Design ALU_TOP, start of the top module:
module ALU_TOP #(parameter wid =16,parameter MB=32)   
  (
   input  wire [wid-1:0] A,
   input  wire [wid-1:0] B,
   input  wire [3:0]     alu_fun,
   input  wire           clk,
   input  wire           rest,
   output wire  [wid-1:0]  ari_out,   
   output wire            carry_out,
   output wire            ari_flag,
   output wire  [wid-1:0] log_out,
   output wire            log_flag,
   output wire  [wid-1:0] cmp_out,
   output wire            cmp_flag,
   output wire  [wid-1:0] shift_out,
   output wire            shift_flag
   );
clock: 8.61 ns
lec_check: 0
abc_area: 1
cap_margin: 20
core_margin: 2
core_utilization: 72
cts_cluster_size: 72
place_density: 0.64
setup_slack_margin: -0.67
slew_margin: 20
run.sh (not shown) runs the stock make flow with config.mk's settings and CLKGATE_MAP_FILE=.
The starting point died in clock tree synthesis (DPL-0038).
Next try:
- ABC_AREA: 1 -> default
- CORE_UTILIZATION: 72 -> 11
- CTS_CLUSTER_SIZE: 72 -> default
- PLACE_DENSITY: 0.64 -> default
- SETUP_SLACK_MARGIN: -0.67 -> default
- clock period: 8.61 -> 42.2 ns (I/O delays scaled with it)
Now the flow finished with timing, DRC and antenna clean.
Synthesized area fell by a few percent.
Die area climbs to 6.2 times its value.
Synthesized cell count came out lower by about a fifth.
Next try:
- CORE_UTILIZATION: 11 -> 66
- clock period: 42.2 -> 28.7 ns (I/O delays scaled with it)
Effect: The changed run failed in global routing with GRT-0232. Synthesized area stays the same. Die size fell by about 80%. Synthesized cell count stays the same.
Next try:
- CTS_CLUSTER_DIAMETER: default -> 232
- MAX_ROUTING_LAYER: default -> met4
- TNS_END_PERCENT: default -> 5
- clock period: 28.7 -> 29.4 ns (I/O delays scaled with it)
After rerunning: The changed run reached the layout checks and failed them: negative setup slack; die area stays the same; area after synthesis is unchanged; synthesized cell count stays the same.
Next try:
- ABC_AREA: default -> 1
- CORE_UTILIZATION: 66 -> 56
- CTS_CLUSTER_DIAMETER: 232 -> default
- MAX_ROUTING_LAYER: met4 -> default
- TNS_END_PERCENT: 5 -> 10
- clock period: 29.4 -> 19.1 ns (I/O delays scaled with it)
The new run produced a layout that fails on negative setup slack.
Power rose by 39%.
Wire length came out lower by about 11%.
Sequential cell count is unchanged.
Setup slack gets worse by 7.0 ns.
Synthesized area rises by about 3%.
Final cell count went up by 22%.
Next try:
- ABC_AREA: 1 -> default
- CORE_UTILIZATION: 56 -> 40
- CTS_CLUSTER_DIAMETER: default -> 398
- CTS_CLUSTER_SIZE: default -> 98
- clock period: 19.1 -> 35.0 ns (I/O delays scaled with it)
This time the run completed without violations.
Design area drops by about a fifth.
Synthesized cell count drops by about a fifth.
Core utilization drops by 35 points.
Routed wire length drops by a little under a tenth.
Cell count drops by a quarter to a third.

========
The RTL this note starts from:
==> flow/design.v <==
module ari_unit #(parameter width =16,parameter MSB=32)  
(      input      [width-1:0] A,
       input      [width-1:0] B,
       input                  clk,
       input                  rest,
       input      [1:0]       alu_fun,
       input                  ari_EN,
       output reg [width-1:0] ari_out,  
       output reg             carry_out,
       output reg             ari_flag
       );
       reg  [width-1:0] ari_out_reg;  
 always @(posedge clk or negedge rest)  
       begin 
         if(!rest)
        ari_out <='b0;
      else
          ari_out <=ari_out_reg;
       end  
 always @(*)
      begin 
        carry_out=1'b0;
        ari_flag=1'b0;
        ari_out_reg='b0;
        if(ari_EN)
          begin
          case(alu_fun)    
          2'b00: begin
                 { carry_out,ari_out_reg}=A+B;
                  ari_flag=1'b1;
                  end 
          2'b01:begin
                {carry_out,ari_out_reg}=A-B;                  
                 ari_flag=1'b1;
                end                               
          2'b10:begin
                ari_out_reg=A*B;
                ari_flag=1'b1;
                end                                 
          2'b11:begin
                if(B=='b0)
                  ari_out_reg={width{1'b1}};  
                else
                  ari_out_reg=A/B;
                ari_flag=1'b1;
               end                   
          default: ari_out_reg='b0; 
          endcase
        end  
        else
            begin
            ari_out_reg='b0;
            end   
      end
  endmodule   
module cmp_unit #(parameter width =16)  
(      input      [width-1:0] A,
       input      [width-1:0] B,
       input                  clk,
       input                  rest,
       input      [1:0]       alu_fun,
       input                  cmp_EN,
       output reg [width-1:0] cmp_out,
       output reg             cmp_flag
       );
       reg [width-1:0]  cmp_out_reg; 
 always @(posedge clk or negedge rest)   
       begin 
         if(!rest)
        cmp_out <='b0;
      else
          cmp_out <=cmp_out_reg;
       end  
 always @(*)
      begin 
        cmp_flag=1'b0;
        cmp_out_reg=1'b0;
        if(cmp_EN)
          begin
              case(alu_fun)    
              2'b00: begin
                        cmp_out_reg='b0;
                        cmp_flag=1'b1;
                     end                                       
              2'b01:begin
                     if(A==B)
                       begin
                        cmp_out_reg='b1;
                        cmp_flag=1'b1;
                       end 
                      else
                        begin
                        cmp_out_reg='b0;
                        end
                    end
              2'b10:begin
                     if(A>B)
                       begin
                        cmp_out_reg='b10;
                        cmp_flag=1'b1;
                       end 
                      else
                        begin
                        cmp_out_reg='b0;
                        end
                    end
              2'b11:begin
                     if(A<B)
                       begin
                        cmp_out_reg='b11;
                        cmp_flag=1'b1;
                       end 
                      else
                        begin
                        cmp_out_reg='b0;
                        end
                    end
              default: cmp_out_reg='b0; 
              endcase
       end        
       else
          begin
          cmp_out_reg='b0;
          end 
      end
  endmodule   
module log_unit #(parameter width =16)  
(      input      [width-1:0] A,
       input      [width-1:0] B,
       input                  clk,
       input                  rest,
       input      [1:0]       alu_fun,
       input                  log_EN,
       output reg [width-1:0] log_out,
       output reg             log_flag
       );
       reg  [width-1:0] log_out_reg; 
 always @(posedge clk or negedge rest)   
       begin 
         if(!rest)
        log_out <=1'b0;
      else
          log_out <=log_out_reg;
       end  
 always @(*)
      begin 
        log_flag=1'b0;
        log_out_reg='b0;
        if(log_EN)
        begin  
             case(alu_fun)    
             2'b00: begin                    
                        log_out_reg=A&B;
                        log_flag=1'b1;
                    end                                     
            2'b01:begin     
                        log_out_reg=A|B;
                        log_flag=1'b1;
                   end     
            2'b10:begin                  
                        log_out_reg=~(A&B);
                        log_flag=1'b1;
                  end                    
           2'b11:begin           
                        log_out_reg=~(A|B);
                        log_flag=1'b1;
                 end                  
           default: log_out_reg='b0; 
          endcase  
        end
        else
            begin
            log_out_reg='b0;
            end
      end      
  endmodule   
module shift_unit #(parameter width =16)  
(      input      [width-1:0] A,
       input      [width-1:0] B,
       input                  clk,
       input                  rest,
       input      [1:0]       alu_fun,
       input                  shift_EN,
       output reg [(width*2)-1:0] shift_out,
       output reg             shift_flag
       );
       reg  [(width*2)-1:0]  shift_out_reg; 
 always @(posedge clk or negedge rest)   
       begin 
         if(!rest)
        shift_out <='b0;
      else
          shift_out <=shift_out_reg;
       end  
 always @(*)
      begin 
        shift_flag=1'b0;
        shift_out_reg='b0;
        if(shift_EN)
          begin
          case(alu_fun)    
              2'b00:begin              
                        shift_out_reg=A>>1;
                        shift_flag=1'b1;
                    end                                   
              2'b01:begin
                        shift_out_reg=A<<1;
                        shift_flag=1'b1;
                    end                 
              2'b10:begin
                        shift_out_reg=B>>1;
                        shift_flag=1'b1;
                    end 
              2'b11:begin   
                        shift_out_reg=B<<1;
                        shift_flag=1'b1;
                    end 
             default: shift_out_reg='b0; 
             endcase  
          end
          else
             begin
             shift_out_reg='b0;
             end
      end       
  endmodule   
module dec_unit   
(     
       input           [1:0]     alu_fun,
       output    reg             ari_EN,
       output    reg             log_EN,
       output    reg             cmp_EN,
       output    reg             shift_EN
       );
 always @(*)  
       begin 
       ari_EN=1'b0;
       log_EN=1'b0;
       cmp_EN=1'b0;
       shift_EN=1'b0;
       casex(alu_fun)
         2'b00:ari_EN=1'b1;
         2'b11:shift_EN=1'b1;
         2'b10:cmp_EN=1'b1;
         2'b01:log_EN=1'b1;
         default: begin
                   ari_EN=1'b0;
                   log_EN=1'b0;
                   cmp_EN=1'b0;
                   shift_EN=1'b0;
                  end
       endcase           
       end         
endmodule 
module ALU_TOP #(parameter wid =16,parameter MB=32)   
  (
   input  wire [wid-1:0] A,
   input  wire [wid-1:0] B,
   input  wire [3:0]     alu_fun,
   input  wire           clk,
   input  wire           rest,
   output wire  [wid-1:0]  ari_out,   
   output wire            carry_out,
   output wire            ari_flag,
   output wire  [wid-1:0] log_out,
   output wire            log_flag,
   output wire  [wid-1:0] cmp_out,
   output wire            cmp_flag,
   output wire  [wid-1:0] shift_out,
   output wire            shift_flag
   ); 
  wire  AR_EN,LO_EN,CM_EN,SH_EN; 
  wire [1:0]  ms,ls;
  assign ms=alu_fun[1:0];
  assign ls=alu_fun[3:2];
  ari_unit U_arithmatic (
  .A(A),
  .B(B),
  .clk(clk),
  .rest(rest),
  .alu_fun(ms),
  .ari_EN(AR_EN),
  .ari_out(ari_out),
  .carry_out(carry_out),
  .ari_flag(ari_flag)
  );
  cmp_unit U_compare (
  .A(A),
  .B(B),
  .clk(clk),
  .rest(rest),
  .alu_fun(ms),
  .cmp_EN(CM_EN),
  .cmp_out(cmp_out),
  .cmp_flag(cmp_flag)
  );
  log_unit U_logic (
  .A(A),
  .B(B),
  .clk(clk),
  .rest(rest),
  .alu_fun(ms),
  .log_EN(LO_EN),
  .log_out(log_out),
  .log_flag(log_flag)
  );
  shift_unit U_shift (
  .A(A),
  .B(B),
  .clk(clk),
  .rest(rest),
  .alu_fun(ms),
  .shift_EN(SH_EN),
  .shift_out(shift_out),
  .shift_flag(shift_flag)
  );
  dec_unit U_decoder (
  .alu_fun(ls),
  .cmp_EN(CM_EN),
  .ari_EN(AR_EN),
  .shift_EN(SH_EN),
  .log_EN(LO_EN)
  );
endmodule 
export LEC_CHECK = 0
export ABC_AREA = 1
export CAP_MARGIN = 20
export CORE_ASPECT_RATIO = 1.12
export CORE_MARGIN = 2
export CORE_UTILIZATION = 71
export CTS_CLUSTER_DIAMETER = 196
export CTS_CLUSTER_SIZE = 68
export HOLD_SLACK_MARGIN = 0.29
export MAX_ROUTING_LAYER = met5
export PLACE_DENSITY_LB_ADDON = 0.07
export SETUP_SLACK_MARGIN = 5.0
export SLEW_MARGIN = 20
export TNS_END_PERCENT = 90
create_clock -name core_clock -period 19.0 [get_ports {clk}]
The baseline never finished: it broke off in clock tree synthesis (4_1_cts), error DPL-0038.
Edit:
==> flow/config.mk (replaced) <==
export PLATFORM = sky130hd
export DESIGN_NAME = ALU_TOP
export DESIGN_NICKNAME = ALU_TOP
export VERILOG_FILES = /design/flow/design.v
export SDC_FILE = /design/flow/constraint.sdc
export NUM_CORES = 4
export LEC_CHECK = 0
export CAP_MARGIN = 20
export CORE_MARGIN = 2
export CORE_UTILIZATION = 61
export SETUP_SLACK_MARGIN = 5.0
export SLEW_MARGIN = 20
export TNS_END_PERCENT = 5
==> flow/constraint.sdc (replaced) <==
create_clock -name core_clock -period 35.0 [get_ports {clk}]
set_input_delay 7.0000 -clock core_clock [delete_from_list [all_inputs] [get_ports {clk}]]
set_output_delay 7.0000 -clock core_clock [all_outputs]
set_load 0.01 [all_outputs]
The changed run went through all stages and came out clean.
Synthesized cell count shrinks by 17%.
Area after synthesis shrinks by 2.8%.
Die area went up by 13%.
Edit:
--- a/flow/config.mk
+++ b/flow/config.mk
@@ -8,6 +8,4 @@
 export CAP_MARGIN = 20
 export CORE_MARGIN = 2
-export CORE_UTILIZATION = 61
-export SETUP_SLACK_MARGIN = 5.0
+export CORE_UTILIZATION = 40
 export SLEW_MARGIN = 20
-export TNS_END_PERCENT = 5
==> flow/constraint.sdc (replaced) <==
create_clock -name core_clock -period 34.2 [get_ports {clk}]
set_input_delay 6.8400 -clock core_clock [delete_from_list [all_inputs] [get_ports {clk}]]
set_output_delay 6.8400 -clock core_clock [all_outputs]
set_load 0.01 [all_outputs]
The changed run completed with no timing, DRC or antenna violations.
Power drops by about 4.6%.
Synthesized area is unchanged.
Design area falls by 8.1%.
Non-clock buffer count decreases by 95.
Worst hold slack loses 100 ps.
Setup slack is worse by 2500 ps.
Die area goes up by 51%.
Clock-buffer cell count is higher by 1.
Synthesized cell count does not change.
Wire length went down by 2.8%.
Flip-flop count is unchanged.
Edit:
--- a/flow/config.mk
+++ b/flow/config.mk
@@ -8,4 +8,4 @@
 export CAP_MARGIN = 20
 export CORE_MARGIN = 2
-export CORE_UTILIZATION = 40
+export CORE_UTILIZATION = 44
 export SLEW_MARGIN = 20
Outcome:
- cell area is about the same
- wire length barely changes
- worst setup slack gains 71 ps
- non-clock buffer count is lower by 5
- clock power is higher by 5.7%
Edit:
--- a/flow/config.mk
+++ b/flow/config.mk
@@ -8,4 +8,6 @@
 export CAP_MARGIN = 20
 export CORE_MARGIN = 2
-export CORE_UTILIZATION = 44
+export CORE_UTILIZATION = 69
+export CTS_CLUSTER_DIAMETER = 231
+export CTS_CLUSTER_SIZE = 100
 export SLEW_MARGIN = 20
==> flow/constraint.sdc (replaced) <==
create_clock -name core_clock -period 42.2 [get_ports {clk}]
set_input_delay 8.4400 -clock core_clock [delete_from_list [all_inputs] [get_ports {clk}]]
set_output_delay 8.4400 -clock core_clock [all_outputs]
set_load 0.01 [all_outputs]
Cell count came out lower by 8.9%.
Via count goes up by 3.4%.
Utilization climbs by 26 points.
Area after synthesis is unchanged.
Worst setup slack improves by 1500 ps.
Sequential cell count stays the same.
Power went down by 20%.
Wire length came out lower by 6.5%.
Combinational power went down by 19%.
First-iteration DRC count rises by 36%.
Cell area drops by 4.8%.
Power figures rest on the tool's default switching activity, not on a simulated workload.
